// flappy_core
module flappy_core(
	input clk,
	input resetn,
	input go,
	input stop,
	input jump,
	input [1:0] sw,
	output [7:0] x,
	output [6:0] y,
	output [2:0] colour,
	output [7:0] HEX0,
	output [7:0] HEX1,
	output [7:0] HEX2,
	output [7:0] HEX3,
	output [14:0] LEDR
	);
	 wire [27:0] score;
	 wire [3:0] score_thousands;
	 wire [3:0] score_hundreds;
	 wire [3:0] score_tens;
	 wire [3:0] score_ones;
    wire [1112:0] draw;
    wire [27:0] rate;
	 wire [15:0] counter;
    wire start, move, lose;
    control c(
	.clk(clk),
	.go(go),
	.stop(stop),
   .start(start),
	.resetn(resetn),
	.move(move),
	.lose(lose)
	);
    datapath d(
	.clk(clk),
	.start(start),
	.move(move),
	.jump(jump),
	.rate(rate),
	.resetn(resetn),
	.draw(draw),
	.LEDR(LEDR[14:0]),
	.score(score),
	.lose(lose)
	);
    display d0(
	.floor(draw),
	.clk(clk),
	.resetn(resetn),
	.x(x),
	.y(y),
	.colour(colour),
	.counter(counter)
	);
	difficultySwitch diffSw(
		.sel(sw),
		.rate(rate)
	);
	bcd b0(
		.number(score[13:0]),
		.thousands(score_thousands),
		.hundreds(score_hundreds),
		.tens(score_tens),
		.ones(score_ones)
	);
	hex_display h0(
		.IN(score_ones),
		.OUT(HEX0)
	);
	hex_display h1(
		.IN(score_tens),
		.OUT(HEX1)
	);
	hex_display h2(
		.IN(score_hundreds),
		.OUT(HEX2)
	);
	 hex_display h3(
		.IN(score_thousands),
		.OUT(HEX3)
	);
endmodule
Size in the first run: about 16000 cells after synthesis, ~3400 flip-flops, roughly 72 I/O pins.
make LEC_CHECK=0 ABC_AREA=1 CAP_MARGIN=20 CORE_MARGIN=2 CORE_UTILIZATION=72 CTS_CLUSTER_DIAMETER=395 CTS_CLUSTER_SIZE=11 PLACE_DENSITY_LB_ADDON=0.1 SETUP_SLACK_MARGIN=3.39 SLEW_MARGIN=20 TNS_END_PERCENT=5 finish   # period 11.6 ns
run.sh (not shown) runs the stock make flow with config.mk's settings and CLKGATE_MAP_FILE=.
The starting point ran to the end with violations: setup timing.
Edit:
Settings changed: CTS_CLUSTER_DIAMETER 395 to unset, CTS_CLUSTER_SIZE 11 to 74, PLACE_DENSITY_LB_ADDON 0.1 to unset, SETUP_SLACK_MARGIN 3.39 to unset, TNS_END_PERCENT 5 to unset.
Clock period 11.6 ns to 10.6 ns, I/O delays scaled along.
Outcome: The changed run completed and failed the layout checks on setup timing. Flip-flop count does not change. First-iteration DRC count is lower by 3.8%. Clock power increases by about 10%. Wire length shrinks by 0.92%.
Edit:
Settings changed: CAP_MARGIN 20 to 40, CORE_ASPECT_RATIO set to 1.63, CTS_CLUSTER_DIAMETER set to 91, CTS_CLUSTER_SIZE 74 to unset, PLACE_DENSITY_LB_ADDON set to 0.06, SETUP_SLACK_MARGIN set to 3.18, TNS_END_PERCENT set to 5.
Effect: The new run completed, yet does not pass: setup timing; cell count drops by about 0.45%; flip-flop count does not change; via count climbs by about 0.65%; register-to-register slack gets better by 0.69 ns; combinational power stays flat; routed wire length climbs by 1.9%; power drops by 3.3%; die size is about the same.

## run 1
The RTL this note starts from:
==> flow/design.v <==
module flappy_core(
	input clk,
	input resetn,
	input go,
	input stop,
	input jump,
	input [1:0] sw,
	output [7:0] x,
	output [6:0] y,
	output [2:0] colour,
	output [7:0] HEX0,
	output [7:0] HEX1,
	output [7:0] HEX2,
	output [7:0] HEX3,
	output [14:0] LEDR
	);
	 wire [27:0] score;
	 wire [3:0] score_thousands;
	 wire [3:0] score_hundreds;
	 wire [3:0] score_tens;
	 wire [3:0] score_ones;
    wire [1112:0] draw;
    wire [27:0] rate;
	 wire [15:0] counter;
    wire start, move, lose;
    control c(
	.clk(clk),
	.go(go),
	.stop(stop),
   .start(start),
	.resetn(resetn),
	.move(move),
	.lose(lose)
	);
    datapath d(
	.clk(clk),
	.start(start),
	.move(move),
	.jump(jump),
	.rate(rate),
	.resetn(resetn),
	.draw(draw),
	.LEDR(LEDR[14:0]),
	.score(score),
	.lose(lose)
	);
    display d0(
	.floor(draw),
	.clk(clk),
	.resetn(resetn),
	.x(x),
	.y(y),
	.colour(colour),
	.counter(counter)
	);
	difficultySwitch diffSw(
		.sel(sw),
		.rate(rate)
	);
	bcd b0(
		.number(score[13:0]),
		.thousands(score_thousands),
		.hundreds(score_hundreds),
		.tens(score_tens),
		.ones(score_ones)
	);
	hex_display h0(
		.IN(score_ones),
		.OUT(HEX0)
	);
	hex_display h1(
		.IN(score_tens),
		.OUT(HEX1)
	);
	hex_display h2(
		.IN(score_hundreds),
		.OUT(HEX2)
	);
	 hex_display h3(
		.IN(score_thousands),
		.OUT(HEX3)
	);
endmodule
module difficultySwitch(
	input [1:0] sel,
	output reg [27:0] rate
	);
	always @(*) begin
		case(sel)
			2'b00: rate = 28'd150;  
			2'b01: rate = 28'd100;  
			2'b10: rate = 28'd80;   
			2'b11: rate = 28'd1500;  
		endcase
	end
endmodule
module control(
	input clk,
	input go,
	input stop,
	input resetn,
	input lose,
	output reg start,
	output reg move
	);
	reg [5:0] cur, next;
	localparam S_READY = 5'd0,
		  S_READY_WAIT = 5'd1,
		  S_MOVE  = 5'd2,
		  S_STOP  = 5'd3;
	always@(*)
	begin: state_table
		case (cur)
			S_READY: next = go ? S_READY_WAIT : S_READY;
			S_READY_WAIT: next = S_MOVE;
			S_MOVE: next = stop ? S_STOP : (lose ? S_READY : S_MOVE);
			S_STOP: next = S_READY;
			default: next = S_READY;
		endcase
	end
	always @(*)
	begin: enable_signals
		start = 1'b0;
		move = 1'b0;
		case (cur) 
			S_READY: begin 
				start = 1'b1;
			end
			S_MOVE: begin 
				move = 1'b1;
			end
			default: begin
			end
		endcase	
	end
	always@(posedge clk) 
	begin: state_FFs
		if (!resetn)
			cur <= S_READY;
		else 
			cur <= next;
	end
endmodule
module datapath (
    input clk,
    input start,
    input move,
    input jump,
	 input [27:0] rate,	
	input resetn,
	output [14:0] LEDR,
	output reg [27:0] score,
	output reg [1112:0] draw,
	output reg lose
    );
    reg [27:0] count;
	 reg [2:0] count2;
	reg [1112:0] obstacles;
    reg [6:0] height;
	reg [4:0] start_falling;
    reg going_up;
	 parameter gap = 7'b0000000;
	 parameter big_gap = {12{gap}};
    always@(posedge clk) begin
		if (!resetn) begin
			count <= rate;
			count2 <= 2'd3;
        	height <= 7'd40;
			going_up <= 1'b1;
			lose <= 1'b0;
			draw <= 1112'b0;
			obstacles[1105:0] <= {7'd35, big_gap, 7'd40, big_gap, 7'd20, big_gap, 7'd30, big_gap, 7'd45, big_gap, 7'd25, big_gap, 7'd35, big_gap, 7'd10};
			score <= 13'b0;
			start_falling <= 5'b0;
		end
        else if (start) begin
        	count <= rate;
        	height <= 7'd40;
         draw <= 1112'b0;
			obstacles[1105:0] <= {7'd35, big_gap, 7'd40, big_gap, 7'd20, big_gap, 7'd30, big_gap, 7'd45, big_gap, 7'd25, big_gap, 7'd35, big_gap, 7'd10};
			going_up <= 1'b1;
			score <= 13'b0;
			lose <= 1'b0;
			count2 <= 2'd3;
        end
		else begin
            if (count == 28'b0) begin
                count <= rate;
				score = score + 1;
				if (count2 == 1'b0) begin
					draw = draw << 7;
					draw[6:0] = obstacles[1105:1099];
					obstacles[1105:0] = {obstacles[1098:0], obstacles[1105:1099]};
					count2 = 2'd3;
				end else
					count2 = count2 - 1;
				if (height == 7'd0) 
					lose <= 1'b1;
				if (height == 7'd80) 
					lose <= 1'b1;
				if (draw[1105:1099] != 7'b0 && (height < draw[1105:1099] || height > draw[1105:1099] + 7'd24))
					lose <= 1'b1;
				if (jump) begin
					start_falling = 5'b1111;
					going_up = 1'b1;			
					end
				else if (start_falling > 0)
					start_falling = start_falling - 1;
				else 
					going_up = 1'b0;
				if (going_up)
					height = height + 1;
				else
					height = height -1;
				draw[1112:1106] = height;
				end
            else
				count <= count - 1;
        end
    end
    assign LEDR[5:0] = 6'b0;
    assign LEDR[7] = 1'b0;
    assign LEDR[6] = going_up;
    assign LEDR[14:8] = height;
endmodule
module display (
    input [1112:0] floor,
    input clk,
	 input resetn,
    output reg [7:0] x,
    output reg [6:0] y,
    output reg [2:0] colour,
	 output reg [15:0] counter
    );
   reg [7:0] x_init;
   reg [8:0] y_init;
	reg [8:0] runner_count;
	reg [6:0] runner_height;
	reg [1112:0] local_draw;
	reg [7:0] y_pixel;
	reg [7:0] pipe_height;  
	reg [8:0] count;
    always@(posedge clk) begin
		if (!resetn) begin
			x_init <= 8'd2;
			y_init <= 9'd84;		
			counter <= 15'b0;
			local_draw <= floor;
			count <= 8'd0;			
		end
		else begin
			if (counter < 15'd12800) begin
				if (counter < 15'd160) begin
					if (counter < 15'd80) 
						x <= 8'd0;
					else 
						x <= 8'd1;
					runner_count = counter % 80;
					y = y_init - runner_count;
					runner_height = floor[1112:1106];
					if (runner_count == 7'd0)
						colour = 3'b011;
					else if (runner_count < runner_height || runner_count > runner_height + 3)
						colour = 3'b011;
					else 
						colour = 3'b100;
				end 
				else begin
					count = (counter-160) % 320;
					if (count < 80)
						x <= x_init;
					else if (count < 160)
						x <= x_init + 1;
					else if (count < 240)
						x <= x_init + 2;
					else if (count < 320)
						x <= x_init + 3;
					y_pixel = count % 80;
					y <= y_init - y_pixel;
					pipe_height = local_draw[1105:1099];
					if (y_pixel < pipe_height || y_pixel > pipe_height + 7'd24)
						colour = 3'b110;
					else 
						colour = 3'b011;
					if (pipe_height == 7'd0) 
						colour = 3'b011;
					if (count == 15'd319) begin
						x_init <= x_init + 4;
						local_draw <= local_draw << 7;
					end
				end
				counter = counter + 1;
			end
			else begin 
				x_init <= 8'd2;
				y_init <= 9'd84;
				counter <= 15'b0;
				local_draw <= floor;
				count <= 8'd0;
			end
		end
	end
endmodule
module hex_display(IN, OUT);
    input [3:0] IN;
	output reg [7:0] OUT;
	always @(*)
	begin
	case(IN[3:0])
		4'b0000: OUT = 7'b1000000;
		4'b0001: OUT = 7'b1111001;
		4'b0010: OUT = 7'b0100100;
		4'b0011: OUT = 7'b0110000;
		4'b0100: OUT = 7'b0011001;
		4'b0101: OUT = 7'b0010010;
		4'b0110: OUT = 7'b0000010;
		4'b0111: OUT = 7'b1111000;
		4'b1000: OUT = 7'b0000000;
		4'b1001: OUT = 7'b0011000;
		4'b1010: OUT = 7'b0001000;
		4'b1011: OUT = 7'b0000011;
		4'b1100: OUT = 7'b1000110;
		4'b1101: OUT = 7'b0100001;
		4'b1110: OUT = 7'b0000110;
		4'b1111: OUT = 7'b0001110;
		default: OUT = 7'b0111111;
	endcase
	end
endmodule
module bcd(number, thousands, hundreds, tens, ones);
   input  [13:0] number;
   output reg [3:0] thousands;
   output reg [3:0] hundreds;
   output reg [3:0] tens;
   output reg [3:0] ones;
   reg [29:0] shift;
   integer i;
   always @(number)
   begin
      shift[29:14] = 0;
      shift[13:0]  = number;
      for (i=0; i<14; i=i+1) begin
         if (shift[17:14] >= 5)
            shift[17:14] = shift[17:14] + 3;
         if (shift[21:18] >= 5)
            shift[21:18] = shift[21:18] + 3;
         if (shift[25:22] >= 5)
            shift[25:22] = shift[25:22] + 3;
		if (shift[29:26] >= 5)
			shift[29:26] = shift[29:26] + 3;
         shift = shift << 1;
      end
	  thousands = shift[29:26];
      hundreds  = shift[25:22];
      tens      = shift[21:18];
      ones      = shift[17:14];
   end
endmodule
Settings: LEC_CHECK=0, CAP_MARGIN=10, CELL_PAD_IN_SITES_DETAIL_PLACEMENT=1, CELL_PAD_IN_SITES_GLOBAL_PLACEMENT=1, CORE_MARGIN=2, CORE_UTILIZATION=45, CTS_CLUSTER_DIAMETER=20, MAX_ROUTING_LAYER=met4, PLACE_DENSITY=0.6, SETUP_SLACK_MARGIN=5.0, SLEW_MARGIN=30; clock period 20.4 ns.
Run 1 reached the end of the flow, and the finished layout is clean on the timing, DRC and antenna checks.
[inputs] run 2 vs run 1
# run 1
export LEC_CHECK = 0
export CAP_MARGIN = 10
export CELL_PAD_IN_SITES_DETAIL_PLACEMENT = 1
export CELL_PAD_IN_SITES_GLOBAL_PLACEMENT = 1
export CORE_MARGIN = 2
export CORE_UTILIZATION = 45
export CTS_CLUSTER_DIAMETER = 20
export MAX_ROUTING_LAYER = met4
export PLACE_DENSITY = 0.6
export SETUP_SLACK_MARGIN = 5.0
export SLEW_MARGIN = 30
create_clock -name core_clock -period 20.4 [get_ports {clk}]
# run 2
export LEC_CHECK = 0
export ABC_AREA = 1
export CAP_MARGIN = 20
export CORE_MARGIN = 2
export CORE_UTILIZATION = 72
export CTS_CLUSTER_SIZE = 14
export PLACE_DENSITY_LB_ADDON = 0.08
export SLEW_MARGIN = 20
create_clock -name core_clock -period 12.0 [get_ports {clk}]
--- outcome ---
Sort run 1 and run 2 by data arrival at the endpoint of the critical path desc -> top: run 1
What run 1 reported for via count has to be multiplied by 0.927 to get the figure for run 2.
Relative contribution of the clock network to total power: lower on run 2
Final area delta (run 2 − run 1): favourable
Sort run 1 and run 2 by met3 global-route usage asc -> top: run 2
Run 2: flow complete, layout not clean; failing: setup timing
Between run 1 and run 2, part of the total power dissipated in combinational logic increased.
--- input diff run 2..run 3 ---
# run 2
export LEC_CHECK = 0
export ABC_AREA = 1
export CAP_MARGIN = 20
export CORE_MARGIN = 2
export CORE_UTILIZATION = 72
export CTS_CLUSTER_SIZE = 14
export PLACE_DENSITY_LB_ADDON = 0.08
export SLEW_MARGIN = 20
create_clock -name core_clock -period 12.0 [get_ports {clk}]
# run 3
export LEC_CHECK = 0
export ABC_AREA = 1
export CAP_MARGIN = 40
export CORE_MARGIN = 2
export CORE_UTILIZATION = 72
export CTS_CLUSTER_DIAMETER = 91
export PLACE_DENSITY = 0.38
export SETUP_SLACK_MARGIN = 3.18
export SLEW_MARGIN = 20
create_clock -name core_clock -period 10.6 [get_ports {clk}]
Findings:
- Of run 2 and run 3, none finishes clean.
- Sort run 2 and run 3 by clock power share, ascending, and run 2 comes first.
- Compared with run 2, in run 3 period utilization moved up, worst relative slew slack rose 3.9 points, area share of buffers outside the clock network now sits higher, final non-filler cell total did not really move, routed wire length fell about 0.5%.
- Looking at combinational gate area, run 3 sits about 0.65% lower than run 2 does.
- Run 3 consumes more power than run 2 does.
- | number of vias in the routed layout | run 3 vs run 2 | ≈ equal |
For run 4, these inputs were changed with respect to run 3:
# run 3
export LEC_CHECK = 0
export ABC_AREA = 1
export CAP_MARGIN = 40
export CORE_MARGIN = 2
export CORE_UTILIZATION = 72
export CTS_CLUSTER_DIAMETER = 91
export PLACE_DENSITY = 0.38
export SETUP_SLACK_MARGIN = 3.18
export SLEW_MARGIN = 20
create_clock -name core_clock -period 10.6 [get_ports {clk}]
# run 4
export LEC_CHECK = 0
export CAP_MARGIN = 20
export CORE_MARGIN = 2
export CORE_UTILIZATION = 72
export CTS_CLUSTER_DIAMETER = 90
export CTS_CLUSTER_SIZE = 25
export PLACE_DENSITY_LB_ADDON = 0.29
export SLEW_MARGIN = 20
create_clock -name core_clock -period 8.05 [get_ports {clk}]
## What came out
- | run 3 | all stages done | FAIL | setup timing |
- Finished, but not clean: run 4, with setup timing.
- When run 4 is set beside run 3, its clock latency on the worst-skew pair turns out to be 0.11 ns smaller.
- The higher proportion of cell area occupied by registers came out of run 4.
- Lower final weighted congestion in routability-driven placement among run 4 and run 3: run 4
- Lower number of tap cells added at floorplan was reported by run 3, not run 4.
- Total number of multi-input combinational cells, run 4 vs run 3: up slightly
- Compared with run 3, run 4 shows a post-detailed-routing wire length that is 6.2% lower.
- First-iteration DRC count went down by a few percent going from run 3 to run 4.

RTL: the design.v shown in full above, as it stands there.
Settings: LEC_CHECK=0, ABC_AREA=1, CAP_MARGIN=20, CORE_ASPECT_RATIO=0.88, CORE_MARGIN=2, CORE_UTILIZATION=72, CTS_CLUSTER_DIAMETER=369, CTS_CLUSTER_SIZE=15, PLACE_DENSITY_LB_ADDON=0.06, SETUP_SLACK_MARGIN=2.15, SLEW_MARGIN=20; clock period 10.7 ns.
The baseline finished but fails on setup timing.
Edit:
- ABC_AREA: 1 -> unset
- CORE_ASPECT_RATIO: 0.88 -> unset
- CORE_UTILIZATION: 72 -> 67
- CTS_CLUSTER_DIAMETER: 369 -> unset
- CTS_CLUSTER_SIZE: 15 -> unset
- PLACE_DENSITY_LB_ADDON: 0.06 -> unset
- SETUP_SLACK_MARGIN: 2.15 -> unset
- clock period: 10.7 -> 10.6 ns (I/O delays scaled with it)
Outcome: The changed run ran to the end with violations: setup timing; sequential share of layout area drops by 2.2 points; worst setup slack is worse by 2.6 ns; die area rises by about 8%; routed wire length barely changes; critical path depth shrinks by 3; clock skew decreases by 0.022 ns; flip-flop count does not change; first-iteration DRC count drops by about 7.5%.
Edit:
- ABC_AREA: unset -> 1
- CORE_UTILIZATION: 67 -> 72
- CTS_CLUSTER_DIAMETER: unset -> 29
- CTS_CLUSTER_SIZE: unset -> 74
- PLACE_DENSITY_LB_ADDON: unset -> 0.06
- SETUP_SLACK_MARGIN: unset -> 3.17
After rerunning: The changed run finished but fails on setup timing; hold slack barely changes; register-to-register slack gets better by 0.10 ns; non-clock buffer count went down by 126.
No activity file was given, so power comes from the tool's default toggle rates.
